== juniper ==
// pow_5_pipe
module pow_5_pipe
(
    input             clock,
    input      [17:0] n,
    output reg [17:0] n_pow_5
);
    reg [17:0] n_1, n_2, n_3;
    reg [17:0] n_pow_2, n_pow_3, n_pow_4;
    always @(posedge clock)
    begin
        n_1 <= n;
        n_2 <= n_1;
        n_3 <= n_2;
        n_pow_2 <= n * n;
        n_pow_3 <= n_pow_2 * n_1;
        n_pow_4 <= n_pow_3 * n_2;
        n_pow_5 <= n_pow_4 * n_3;
    end
endmodule
For scale: ~3000 cells after synthesis, roughly 37 I/O pins, roughly 23000 sq um of cells after synthesis.
clock: 4.27 ns
lec_check: 0
abc_area: 1
cap_margin: 20
core_margin: 2
core_utilization: 72
cts_cluster_diameter: 378
cts_cluster_size: 98
setup_slack_margin: 0.79
slew_margin: 20
run.sh (not shown) runs the stock make flow with config.mk's settings and CLKGATE_MAP_FILE=.
juniper is listed as incomplete: the tool reported an error in global routing (5_1_grt) and the run ended there.
What sierra does differently from juniper at the input level:
- TNS_END_PERCENT newly set to 10
- CORE_UTILIZATION changed from 72 to 55
- SETUP_SLACK_MARGIN removed (was 0.79)
- CTS_CLUSTER_DIAMETER changed from 378 to 371
- the clock period (ns, I/O delays scaled along) changed from 4.27 to 6.25
==> results <==
Detailed placement HPWL: sierra better than juniper. NOTE total number of placement rows juniper->sierra increased by more than 10%. From juniper to sierra the numbers moved as follows: post-CTS repair timing setup buffer count moved down, horizontal extent of the die moved up. Of juniper and sierra, only sierra finishes the flow clean.
Setup changes, sierra to lagoon
- a change of CORE_UTILIZATION from 55 to 64
- an added MAX_ROUTING_LAYER of met4
- a change of TNS_END_PERCENT from 10 to 5
- a deleted CTS_CLUSTER_DIAMETER that had been 371
- a deleted CTS_CLUSTER_SIZE that had been 98
- a change of the clock period (ns, I/O delays scaled along) from 6.25 to 3.96
==> comparison <==
Ran to the end and failed final checks on negative setup slack: lagoon.
Higher share of cell area taken by flip-flops and latches goes to sierra over lagoon.
Comparing sierra and lagoon, the lower pin count of the biggest net entering global routing is on lagoon.
Diff sierra -> lagoon: CTS clock-pin slew for the worst setup and hold paths level, overall global routing resource usage increased 7.6 points, clock network area share has decreased, final area shows an increase of 13%.
The inputs of quartz differ from those of lagoon as listed below.
- MAX_ROUTING_LAYER removed (was met4)
- CORE_UTILIZATION changed from 64 to 40
- ABC_AREA removed (was 1)
- TNS_END_PERCENT removed (was 5)
- the clock period (ns, I/O delays scaled along) changed from 3.96 to 6.23
==> comparison <==
quartz reached the final stage; the timing, design-rule and antenna checks on its layout passed. Of lagoon and quartz, the lower area fraction in full adders, half adders and majority gates belongs to lagoon. Global-route usage: quartz vs lagoon down 15 points. lagoon reports its capturing instance or port of the critical path as n_pow_5[17] while quartz reports n_pow_2[16]. Relative to lagoon, least setup slack across all paths after layout has increased by 1.30 ns in quartz. Final area of quartz falls short of that of lagoon by more than 10%. Of the two values seen for critical path class, flop to flop was produced by lagoon and input port to flop by quartz.


Setup of build 61:
Starting RTL as in the previous note.
export LEC_CHECK = 0
export CAP_MARGIN = 20
export CORE_MARGIN = 9
export CORE_UTILIZATION = 40
export CTS_CLUSTER_DIAMETER = 264
export CTS_CLUSTER_SIZE = 100
export SLEW_MARGIN = 20
create_clock -name core_clock -period 6.4 [get_ports {clock}]
Every stage of the flow completed for build 61, and the final layout passed the timing, design-rule and antenna checks.
The following lists how build 44 was set up differently from build 61:
- swapping 264 for 393 in CTS_CLUSTER_DIAMETER
- putting TNS_END_PERCENT at 25 where nothing was set
- swapping 9 for 2 in CORE_MARGIN
Results
Build 44 vs. build 61: logic share of the area was more or less identical, final RePlAce weighted congestion fell about 4.3%.
Build 44 vs. build 61: tally of filler cells in the layout rose by 2.2%, total met2 wirelength after detailed routing rose by 1800 um.
Build 44 vs build 61, post-detailed-placement half-perimeter wirelength went up by about 0.53%.
Build 44 vs build 61, met1 routed wirelength after detailed routing went down by 110 um.
Comparing build 44 and build 61, the higher slack of the critical path was measured on build 61.
Between build 61 and build 44, the number of nets with antenna violations after routing figures differ only marginally.
The via count reported for build 44 is higher than the one for build 61.
Re routed wire length: build 44 is 3.3% up on build 61.
The inputs of build 30 differ from those of build 44 as listed below.
- CTS_CLUSTER_DIAMETER: 393 -> 306
- CORE_UTILIZATION: 40 -> 64
- TNS_END_PERCENT: 25 -> unset
## What came out
Build 30 went all the way through the flow, and no timing, DRC or antenna check failed.
Build 30 vs. build 44: sequential share of layout area level, time the worst path needs with I/O delays and setup fell 16 ps, width of the die -about 20%.
Build 30 gives less layout filler cell count than build 44 did.
Between build 30 and build 44, it is build 30 whose overall routing resource usage is higher, by 13 points.
Relative to build 44, layout overhead on the synthesized area has gone down in build 30.
Setup changes, build 30 to build 5
- a change of CORE_UTILIZATION from 64 to 40
- an added HOLD_SLACK_MARGIN of 0.28
- a change of CTS_CLUSTER_DIAMETER from 306 to 297
Findings:
Relative to build 30, non-clock buffer total of the final layout has decreased by 23% in build 5. Logic depth of the worst setup path including buffers delta for build 5 relative to build 30: 2 lower. Standard-cell row count of build 5 exceeds that of build 30 by more than a quarter. Taking build 30 as 1.0, build 5 lands at 0.945 on post-detailed-routing wire length. Diff build 30 -> build 5 | design area | up slightly.
